==> v25 <==
==> flow/design.v <==
module pe (
    input clk, en,
    input      [7:0] a, b,
    output reg [15:0] out
);
    always @(posedge clk) begin
        if (en) begin
            out <= a*b;
        end else begin  
            out <= 0;
        end
    end
endmodule
module cu_engine (
    input  clk, nrst,
    input  [71:0] filter, 
    input  [23:0] data_in,
    input  [ 8:0] pe_en_ctrl,
    output [15:0] pe_out
);
    reg [23:0] dff [0:1];
    wire [143:0] psum;
    pe pe00 (.clk(clk), .en(pe_en_ctrl[0]), .a(data_in[ 7: 0]), .b(filter[ 7: 0]), .out(psum[15: 0]));
    pe pe10 (.clk(clk), .en(pe_en_ctrl[1]), .a(data_in[15: 8]), .b(filter[15: 8]), .out(psum[31:16]));
    pe pe20 (.clk(clk), .en(pe_en_ctrl[2]), .a(data_in[23:16]), .b(filter[23:16]), .out(psum[47:32]));
    pe pe01 (.clk(clk), .en(pe_en_ctrl[3]), .a(dff[0][ 7: 0]), .b(filter[31:24]), .out(psum[63:48]));
    pe pe11 (.clk(clk), .en(pe_en_ctrl[4]), .a(dff[0][15: 8]), .b(filter[39:32]), .out(psum[79:64]));
    pe pe21 (.clk(clk), .en(pe_en_ctrl[5]), .a(dff[0][23:16]), .b(filter[47:40]), .out(psum[95:80]));
    pe pe02 (.clk(clk), .en(pe_en_ctrl[6]), .a(dff[1][ 7: 0]), .b(filter[55:48]), .out(psum[111: 96]));
    pe pe12 (.clk(clk), .en(pe_en_ctrl[7]), .a(dff[1][15: 8]), .b(filter[63:56]), .out(psum[127:112]));
    pe pe22 (.clk(clk), .en(pe_en_ctrl[8]), .a(dff[1][23:16]), .b(filter[71:64]), .out(psum[143:128]));
    always @(posedge clk) begin
        if (!nrst) begin
            dff[0] <= 0;
            dff[1] <= 0;
        end else begin
            dff[0] <= data_in;
            dff[1] <= dff[0]; 
        end
    end
    assign pe_out = psum[15:0] + psum[31:16] + psum[47:32] + psum[63:48] + psum[79:64] + psum[95:80] + psum[111:96] + psum[127:112] + psum[143:128];
endmodule
==> flow/run.sh <==
#!/bin/bash
# the make line also repeats each setting of config.mk as NAME=value (left out here)
make -C /OpenROAD-flow-scripts/flow DESIGN_CONFIG=/design/flow/config.mk WORK_HOME=/design/flow/orfs CLKGATE_MAP_FILE= finish
==> flow/config.mk <==
export PLATFORM = sky130hd
export DESIGN_NAME = cu_engine
export DESIGN_NICKNAME = cu_engine
export VERILOG_FILES = /design/flow/design.v
export SDC_FILE = /design/flow/constraint.sdc
export NUM_CORES = 4
export LEC_CHECK = 0
export ABC_AREA = 1
export CAP_MARGIN = 40
export CORE_MARGIN = 2
export CORE_UTILIZATION = 72
export CTS_CLUSTER_SIZE = 10
export GPL_ROUTABILITY_DRIVEN = 0
export SETUP_SLACK_MARGIN = 1.08
export SLEW_MARGIN = 20
export TNS_END_PERCENT = 10
==> flow/constraint.sdc <==
create_clock -name core_clock -period 3.7 [get_ports {clk}]
set_input_delay 0.7400 -clock core_clock [delete_from_list [all_inputs] [get_ports {clk}]]
set_output_delay 0.7400 -clock core_clock [all_outputs]
set_load 0.01 [all_outputs]
==> inputs of v18, as changes to v25 <==
ABC_AREA = unset   (was 1)
CAP_MARGIN = 20   (was 40)
CORE_UTILIZATION = 11   (was 72)
CTS_CLUSTER_SIZE = unset   (was 10)
GPL_ROUTABILITY_DRIVEN = unset   (was 0)
SETUP_SLACK_MARGIN = unset   (was 1.08)
TNS_END_PERCENT = unset   (was 10)
==> flow/constraint.sdc (replaced) <==
create_clock -name core_clock -period 7.95 [get_ports {clk}]
set_input_delay 1.5900 -clock core_clock [delete_from_list [all_inputs] [get_ports {clk}]]
set_output_delay 1.5900 -clock core_clock [all_outputs]
set_load 0.01 [all_outputs]
==> notes <==
v25 completed, yet does not pass: setup timing. v18 completed with no timing, DRC or antenna violations. Between v18 and v25, the lower sequential share of layout area is in v25 (gap 0.78 points). In v18 the cell count is larger than in v25, by about 30%. Final area: v18 is smaller than v25 (7.1%). Of v18 and v25, v18 has the higher setup slack (gap 3000 ps). Clock skew: v18 is lower than v25 (16 ps).
==> figures <==
| quantity | v18 | v25 |
|---|---|---|
| Critical Path Sink | pe_out[14] | pe_out[12] |
| Status | no timing/DRC/antenna violations | complete, but fails checks |
| Reasons for failing layout checks | - | setup timing |
| XOR-XNOR Cells, Area Fraction | 0.0258 | 0.00799 |
| Flop area | 3840 sq um | 3860 sq um |
| Crit path required time | 6360 ps | 2960 ps |
| Number of fill cells | 27678 | 1790 |
| Die height | 498 microns | 203 microns |
| Post-detailed-placement cell area | 32000 sq um | 33300 sq um |
| Register fraction of the total cell area | 0.118 | 0.110 |
| Worst-case headroom to the max-slew limit | 0.373 | 0.413 |
| Detail-routed net length per standard cell | 12.4 microns | 20.3 microns |
| Final total negative setup slack | 0 ps | -71060 ps |
| Synthesis area per yosys | 26800 sq um | 28500 sq um |
| Final worst clock skew | 9.87 ps | 26.1 ps |

---

==> violet <==
// cu_engine: RTL as listed in full above, without the edits since
clock: 5.78 ns
lec_check: 0
cap_margin: 20
core_margin: 2
core_utilization: 51
slew_margin: 20
run.sh (not shown) runs the stock make flow with config.mk's settings and CLKGATE_MAP_FILE=.
==> juniper (differences from violet) <==
Settings changed: CORE_UTILIZATION 51 to 70, CTS_CLUSTER_DIAMETER from default to 360, CTS_CLUSTER_SIZE from default to 36, SETUP_SLACK_MARGIN from default to -0.33, TNS_END_PERCENT from default to 5.
==> flow/constraint.sdc (replaced) <==
create_clock -name core_clock -period 3.47 [get_ports {clk}]
set_input_delay 0.6940 -clock core_clock [delete_from_list [all_inputs] [get_ports {clk}]]
set_output_delay 0.6940 -clock core_clock [all_outputs]
set_load 0.01 [all_outputs]
==> qor.yml <==
run_status:
  so.violations: "negative setup slack"
  status: "failed layout checks"
route:
  met3_wirelength_um: 4262
grt:
  grt.met2_usage_pct: 65.95
sta:
  worst_slack_ns: -2.119
  finalSetupViolations: 109
  max_slew_margin_pct: 62.74
That was juniper.
==> qor.yml <==
sta:
  max_slew_margin_pct: 57.43
  worst_slack_ns: -0.1506
  timing_max_transition_violations_final: 0
  finalSetupViolations: 3
run_status:
  so.violations: "negative setup slack"
  status: "failed layout checks"
worst_setup_path:
  worst_r2r_path_depth: 13
  cpMostUsedCell: "fa_1"
  rr_endpoint: "pe22.out[13]"
  end_kind: "output pin"
grt:
  grt_overflow: 0
That was violet.

---

==> run F: inputs <==
// cu_engine: RTL as listed in full above, without the edits since
Settings: LEC_CHECK=0, CAP_MARGIN=20, CORE_MARGIN=2, CORE_UTILIZATION=72, CTS_CLUSTER_SIZE=50, HOLD_SLACK_MARGIN=-0.09, MAX_ROUTING_LAYER=met4, PLACE_DENSITY_LB_ADDON=0.0, SLEW_MARGIN=20; clock period 5.11 ns.
==> run B (differences from run F) <==
==> flow/config.mk (replaced) <==
export PLATFORM = sky130hd
export DESIGN_NAME = cu_engine
export DESIGN_NICKNAME = cu_engine
export VERILOG_FILES = /design/flow/design.v
export SDC_FILE = /design/flow/constraint.sdc
export NUM_CORES = 4
export LEC_CHECK = 0
export ABC_AREA = 1
export CAP_MARGIN = 20
export CORE_MARGIN = 2
export CORE_UTILIZATION = 72
export PLACE_DENSITY = 0.36
export SETUP_SLACK_MARGIN = 1.22
export SLEW_MARGIN = 20
export TNS_END_PERCENT = 5
==> flow/constraint.sdc (replaced) <==
create_clock -name core_clock -period 6.8 [get_ports {clk}]
set_input_delay 1.3600 -clock core_clock [delete_from_list [all_inputs] [get_ports {clk}]]
set_output_delay 1.3600 -clock core_clock [all_outputs]
set_load 0.01 [all_outputs]
==> impl_metrics.tcl <==
# flow metrics
set metrics [dict create \
    status "finished with violations" \
    failed_checks "setup timing" \
    setup_viol 11 \
    grt_pass1_wl_mm 112 \
    ys_chip_area_sq_mm 0.0268 \
    critical_path.endpoint "pe_out[14]" \
    clock_skew_ns 0.0108 \
    fin_ws_ns -0.751 \
    grt_pass1_vias 23453 \
    r2r_slack_ns 0.53 \
    wl_per_cell_um 18.4 \
    clock_latency_ns 0.46 \
]
Source of the figures above: run F

==> impl_metrics.tcl <==
# flow metrics
set metrics [dict create \
    status "no timing/DRC/antenna violations" \
    fin_ws_ns 1.02 \
    critical_path.endpoint "pe_out[15]" \
    clock_skew_ns 0.0147 \
    r2r_slack_ns 2.58 \
    grt_pass1_vias 24129 \
    setup_viol 0 \
    ys_chip_area_sq_mm 0.0285 \
    clock_latency_ns 0.47 \
    grt_pass1_wl_mm 113 \
]
Source of the figures above: run B


---

==> inputs of run a <==
Starts from the design.v that is shown in full above.
clock: 3.6 ns
lec_check: 0
abc_area: 1
cap_margin: 20
core_margin: 2
core_utilization: 71
cts_cluster_diameter: 400
cts_cluster_size: 100
place_density: 0.37
slew_margin: 20
tns_end_percent: 10
==> inputs of run b, as changes to run a <==
Settings changed: CORE_UTILIZATION 71 to 68, CTS_CLUSTER_DIAMETER 400 to not set, CTS_CLUSTER_SIZE 100 to not set, PLACE_DENSITY 0.37 to 0.36, TNS_END_PERCENT 10 to not set.
==> flow/constraint.sdc (replaced) <==
create_clock -name core_clock -period 6.8 [get_ports {clk}]
set_input_delay 1.3600 -clock core_clock [delete_from_list [all_inputs] [get_ports {clk}]]
set_output_delay 1.3600 -clock core_clock [all_outputs]
set_load 0.01 [all_outputs]
==> inputs of run c, as changes to run a <==
Settings changed: ABC_AREA 1 to not set, CORE_UTILIZATION 71 to 40, CTS_CLUSTER_DIAMETER 400 to not set, CTS_CLUSTER_SIZE 100 to not set, PLACE_DENSITY 0.37 to not set, TNS_END_PERCENT 10 to not set.
==> flow/constraint.sdc (replaced) <==
create_clock -name core_clock -period 6.07 [get_ports {clk}]
set_input_delay 1.2140 -clock core_clock [delete_from_list [all_inputs] [get_ports {clk}]]
set_output_delay 1.2140 -clock core_clock [all_outputs]
set_load 0.01 [all_outputs]
==> inputs of run d, as changes to run a <==
Settings changed: CTS_CLUSTER_DIAMETER 400 to not set, TNS_END_PERCENT 10 to not set.
==> flow/constraint.sdc (replaced) <==
create_clock -name core_clock -period 5.02 [get_ports {clk}]
set_input_delay 1.0040 -clock core_clock [delete_from_list [all_inputs] [get_ports {clk}]]
set_output_delay 1.0040 -clock core_clock [all_outputs]
set_load 0.01 [all_outputs]
==> results <==
- Run b completed with no timing, DRC or antenna violations. Run a finished but failed the layout checks on setup timing. Run d completed, yet does not pass: setup timing. Run c completed without violations.
- Global-route usage: run c < run b < run d < run a.
- In flip-flop count, run d and run b do not differ.
- Of run b and run c, run b has the higher first-iteration DRC count (gap about 100%, measured against run c).
- Non-clock buffer count: run d is higher than run c (228).
- Wire length, lowest first: run c, run b, run d, run a.
- Setup slack: run a is lower than run d (1.7 ns).

---

==> inputs of amber <==
// cu_engine: RTL as listed in full above, without the edits since
clock: 5.19 ns
lec_check: 0
cap_margin: 20
core_margin: 2
core_utilization: 65
max_routing_layer: met4
slew_margin: 20
==> indigo (differences from amber) <==
--- a/flow/config.mk
+++ b/flow/config.mk
@@ -9,4 +9,6 @@
 export CORE_MARGIN = 2
-export CORE_UTILIZATION = 65
-export MAX_ROUTING_LAYER = met4
+export CORE_UTILIZATION = 70
+export CTS_CLUSTER_DIAMETER = 142
+export CTS_CLUSTER_SIZE = 36
 export SLEW_MARGIN = 20
+export TNS_END_PERCENT = 5
==> flow/constraint.sdc (replaced) <==
create_clock -name core_clock -period 3.47 [get_ports {clk}]
set_input_delay 0.6940 -clock core_clock [delete_from_list [all_inputs] [get_ports {clk}]]
set_output_delay 0.6940 -clock core_clock [all_outputs]
set_load 0.01 [all_outputs]
==> xenon (differences from amber) <==
--- a/flow/config.mk
+++ b/flow/config.mk
@@ -9,4 +9,7 @@
 export CORE_MARGIN = 2
-export CORE_UTILIZATION = 65
-export MAX_ROUTING_LAYER = met4
+export CORE_UTILIZATION = 66
+export CTS_CLUSTER_DIAMETER = 148
+export CTS_CLUSTER_SIZE = 98
+export PLACE_DENSITY = 0.42
+export SETUP_SLACK_MARGIN = -0.6
 export SLEW_MARGIN = 20
==> flow/constraint.sdc (replaced) <==
create_clock -name core_clock -period 6.2 [get_ports {clk}]
set_input_delay 1.2400 -clock core_clock [delete_from_list [all_inputs] [get_ports {clk}]]
set_output_delay 1.2400 -clock core_clock [all_outputs]
set_load 0.01 [all_outputs]
==> garnet (differences from amber) <==
--- a/flow/config.mk
+++ b/flow/config.mk
@@ -9,4 +9,6 @@
 export CORE_MARGIN = 2
-export CORE_UTILIZATION = 65
-export MAX_ROUTING_LAYER = met4
+export CORE_UTILIZATION = 50
+export CTS_CLUSTER_DIAMETER = 148
+export CTS_CLUSTER_SIZE = 98
+export PLACE_DENSITY = 0.42
 export SLEW_MARGIN = 20
==> flow/constraint.sdc (replaced) <==
create_clock -name core_clock -period 6.2 [get_ports {clk}]
set_input_delay 1.2400 -clock core_clock [delete_from_list [all_inputs] [get_ports {clk}]]
set_output_delay 1.2400 -clock core_clock [all_outputs]
set_load 0.01 [all_outputs]
==> results <==
                                                                      garnet                      indigo                       xenon                       amber
Antenna violations before repair                                           0                           3                           4                           3
Critical path launch point                                       pe02.out[3]                 pe21.out[2]                 pe02.out[3]                 pe00.out[2]
Status                                      no timing/DRC/antenna violations  complete, but fails checks  complete, but fails checks  complete, but fails checks
Layout check failures                                                      -                setup timing                setup timing                setup timing
Critical path arrival                                                4.79 ns                     4.93 ns                     5.22 ns                     4.74 ns
Count of cells along the worst register-to-register path                  13                          15                          15                          15
Standard-cell rows                                                        84                          71                          73                          74
Detailed Route Iter0 Violations                                          616                        1506                         854                         798
Register-to-Register Setup Slack                                     1.64 ns                    -0.89 ns                     1.62 ns                     0.64 ns
Startpoint of the lowest-slack register-to-register path          dff[0][20]                  dff[0][19]                  dff[0][13]                  dff[0][13]
Slew at the pin closest to its max-slew limit                       0.556 ns                    0.576 ns                    0.607 ns                    0.587 ns
Buffering stage count on the worst path with inverters included            3                           3                           3                           5
Starting density of the core                                           50.8%                       71.2%                       67.2%                       65.8%
Smallest setup slack after layout                                   0.171 ns                    -2.15 ns                   -0.256 ns                   -0.591 ns
GRT Util Overall                                                       23.5%                       38.1%                       30.4%                       31.7%
Final routed wire length divided by cell count                       16.2 um                     19.4 um                     16.6 um                     16.3 um
Delay contributed by the slowest stage of the critical path          0.59 ns                     0.56 ns                     0.59 ns                     0.53 ns
Chip area                                                         55500 um^2                  39900 um^2                  42300 um^2                  42900 um^2
Vert. Die Dim                                                         236 um                      200 um                      206 um                      207 um

---

==> inputs of nickel <==
Starts from the design.v that is shown in full above.
make LEC_CHECK=0 ABC_AREA=1 CAP_MARGIN=20 CELL_PAD_IN_SITES_DETAIL_PLACEMENT=0 CELL_PAD_IN_SITES_GLOBAL_PLACEMENT=3 CORE_ASPECT_RATIO=0.91 CORE_MARGIN=2 CORE_UTILIZATION=32 CTS_CLUSTER_DIAMETER=222 CTS_CLUSTER_SIZE=98 GPL_ROUTABILITY_DRIVEN=0 GPL_TIMING_DRIVEN=0 MAX_ROUTING_LAYER=met5 MIN_ROUTING_LAYER=met1 PLACE_DENSITY=0.92 SETUP_SLACK_MARGIN=-0.33 SLEW_MARGIN=0 TNS_END_PERCENT=15 finish   # period 3.55 ns
==> inputs of yarrow, as changes to nickel <==
- CORE_UTILIZATION: 32 -> 16
- PLACE_DENSITY: 0.92 -> not set
- SETUP_SLACK_MARGIN: -0.33 -> 0.59
==> summary of the runs <==
- Of yarrow and nickel, yarrow has the higher critical path depth (gap 1).
- Between yarrow and nickel, the lower die size is in nickel (gap about 100%, measured against nickel).
- yarrow finished but fails on negative setup slack. nickel finished but fails on negative setup slack.
- Of yarrow and nickel, yarrow has the higher routed wire length (gap about 22%, measured against nickel).
- In yarrow the final area is higher than in nickel, by 9.7%.
